==> branch quartz <==
Design std_fp_smult_pipe, start of the top module:
module std_fp_smult_pipe #(
    parameter WIDTH = 32,
    parameter INT_WIDTH = 16,
    parameter FRAC_WIDTH = 16
) (
    input  [WIDTH-1:0]              left,
    input  [WIDTH-1:0]              right,
    input  logic                    reset,
    input  logic                    go,
    input  logic                    clk,
    output logic [WIDTH-1:0]        out,
    output logic                    done
);
  std_fp_mult_pipe #(
    .WIDTH(WIDTH),
    .INT_WIDTH(INT_WIDTH),
    .FRAC_WIDTH(FRAC_WIDTH),
    .SIGNED(1)
  ) comp (
    .clk(clk),
    .done(done),
    .reset(reset),
    .go(go),
    .left(left),
    .right(right),
    .out(out)
  );
endmodule
==> flow/config.mk <==
export PLATFORM = sky130hd
export DESIGN_NAME = std_fp_smult_pipe
export DESIGN_NICKNAME = std_fp_smult_pipe
export VERILOG_FILES = /design/flow/design.v
export SDC_FILE = /design/flow/constraint.sdc
export NUM_CORES = 4
export LEC_CHECK = 0
export CAP_MARGIN = 15
export CORE_ASPECT_RATIO = 1.72
export CORE_MARGIN = 2
export CORE_UTILIZATION = 48
export CTS_CLUSTER_DIAMETER = 277
export GPL_TIMING_DRIVEN = 0
export PLACE_DENSITY_LB_ADDON = 0.14
export SETUP_SLACK_MARGIN = 2.19
export SLEW_MARGIN = 30
==> flow/constraint.sdc <==
create_clock -name core_clock -period 7.82 [get_ports {clk}]
set_input_delay 1.5640 -clock core_clock [delete_from_list [all_inputs] [get_ports {clk}]]
set_output_delay 1.5640 -clock core_clock [all_outputs]
set_load 0.01 [all_outputs]
run.sh (not shown) runs the stock make flow with config.mk's settings and CLKGATE_MAP_FILE=.
==> branch maple: changes against branch quartz <==
==> flow/config.mk (replaced) <==
export PLATFORM = sky130hd
export DESIGN_NAME = std_fp_smult_pipe
export DESIGN_NICKNAME = std_fp_smult_pipe
export VERILOG_FILES = /design/flow/design.v
export SDC_FILE = /design/flow/constraint.sdc
export NUM_CORES = 4
export LEC_CHECK = 0
export CAP_MARGIN = 20
export CORE_MARGIN = 2
export CORE_UTILIZATION = 72
export CTS_CLUSTER_DIAMETER = 142
export PLACE_DENSITY = 0.36
export SLEW_MARGIN = 20
==> flow/constraint.sdc (replaced) <==
create_clock -name core_clock -period 7.02 [get_ports {clk}]
set_input_delay 1.4040 -clock core_clock [delete_from_list [all_inputs] [get_ports {clk}]]
set_output_delay 1.4040 -clock core_clock [all_outputs]
set_load 0.01 [all_outputs]
==> comparison <==
- Branch maple ran to the end with violations: negative setup slack. Branch quartz finished with timing, DRC and antenna clean.
- Sequential cell count is the same in branch quartz and branch maple.
- Between branch maple and branch quartz, the lower count of clock-buffer cells in the layout is in branch quartz (gap 2).
- First-iteration DRC count: branch maple is higher than branch quartz (about 110%).
- Of branch quartz and branch maple, branch quartz has the higher die area (gap about 50%, measured against branch maple).
- Synthesized cell count is the same in branch quartz and branch maple.
- Against branch quartz, the routed wire length of branch maple is smaller by about 13%.
- Against branch quartz, the worst setup slack of branch maple is worse by 720 ps.
- Against branch quartz, the total power of branch maple is higher by 15%.

* * *

==> inputs of job 2157 <==
std_fp_smult_pipe again, from the RTL that the note above started with.
==> flow/design.v (excerpt) <==
module std_fp_smult_pipe #(
    parameter WIDTH = 32,
    parameter INT_WIDTH = 16,
    parameter FRAC_WIDTH = 16
) (
    input  [WIDTH-1:0]              left,
    input  [WIDTH-1:0]              right,
    input  logic                    reset,
    input  logic                    go,
    input  logic                    clk,
    output logic [WIDTH-1:0]        out,
    output logic                    done
);
clock: 7.59 ns
lec_check: 0
cap_margin: 30
cell_pad_in_sites_detail_placement: 1
core_margin: 2
core_utilization: 40
max_routing_layer: met4
slew_margin: 15
tns_end_percent: 95
==> inputs of job 4845, as changes to job 2157 <==
Settings changed: CAP_MARGIN 30 to 0, CELL_PAD_IN_SITES_DETAIL_PLACEMENT 1 to not set, CORE_UTILIZATION 40 to 72, CTS_CLUSTER_DIAMETER set to 30, CTS_CLUSTER_SIZE set to 56, MAX_ROUTING_LAYER met4 to not set, PLACE_DENSITY_LB_ADDON set to 0.2, SETUP_SLACK_MARGIN set to 2.25, SLEW_MARGIN 15 to 20, TNS_END_PERCENT 95 to not set.
==> flow/constraint.sdc (replaced) <==
create_clock -name core_clock -period 7.72 [get_ports {clk}]
set_input_delay 1.5440 -clock core_clock [delete_from_list [all_inputs] [get_ports {clk}]]
set_output_delay 1.5440 -clock core_clock [all_outputs]
set_load 0.01 [all_outputs]
==> inputs of job 5765, as changes to job 2157 <==
Settings changed: CAP_MARGIN 30 to 20, CELL_PAD_IN_SITES_DETAIL_PLACEMENT 1 to not set, CORE_UTILIZATION 40 to 68, CTS_CLUSTER_SIZE set to 39, MAX_ROUTING_LAYER met4 to not set, SLEW_MARGIN 15 to 20, TNS_END_PERCENT 95 to not set.
==> flow/constraint.sdc (replaced) <==
create_clock -name core_clock -period 5.72 [get_ports {clk}]
set_input_delay 1.1440 -clock core_clock [delete_from_list [all_inputs] [get_ports {clk}]]
set_output_delay 1.1440 -clock core_clock [all_outputs]
set_load 0.01 [all_outputs]
==> results <==
quantity	job 5765	job 2157	job 4845
Sum of negative setup slack	-37.77 ns	0 ns	0 ns
Clock transition at path regs	0.10 ns	0.08 ns	0.08 ns
Power Clock	684 uW	575 uW	483 uW
Sequential share of power	18.6%	21.6%	20.0%
Wire length of the first global-routing pass	147,000 um	150,000 um	152,000 um
Wire length on met2	46,600 um	48,600 um	49,100 um
Via Count	24,900	22,700	26,600
Area used by sequential logic in the layout	0.00210 mm2	0.00200 mm2	0.00217 mm2
Fmax	140 MHz	135 MHz	134 MHz
Worst r2r dst	comp.out_tmp[41]$_SDFFE_PP0P_	comp.out_tmp[41]$_SDFFE_PP0P_	comp.out_tmp[43]$_SDFFE_PP0P_
Critical Path End	comp.out_tmp[41]$_SDFFE_PP0P_	comp.out_tmp[41]$_SDFFE_PP0P_	comp.out_tmp[43]$_SDFFE_PP0P_
Die W	220 um	286 um	214 um
Die Span Y	220 um	286 um	214 um
Final cell area excluding filler cells	0.0389 mm2	0.0355 mm2	0.0374 mm2
Placed instance area	0.0360 mm2	0.0351 mm2	0.0337 mm2
NetSw	1950 uW	1280 uW	1440 uW
Comb pwr	2860 uW	1680 uW	1980 uW
Number of standard cells in the layout, taps in and fillers out	4,366	4,538	4,177
Initial antenna violation count	0	0	7
Status	complete, but fails checks	finished clean	finished clean
Reasons for failing layout checks	setup timing	-	-
Met3 track demand over resource	8.15%	1.96%	11.5%
Clock Network Area Fraction	0.765%	0.937%	0.752%
Power per Cell Area	112 mW/mm2	81.0 mW/mm2	82.3 mW/mm2
P_int	2410 uW	1590 uW	1650 uW
No activity file was given, so power comes from the tool's default toggle rates.
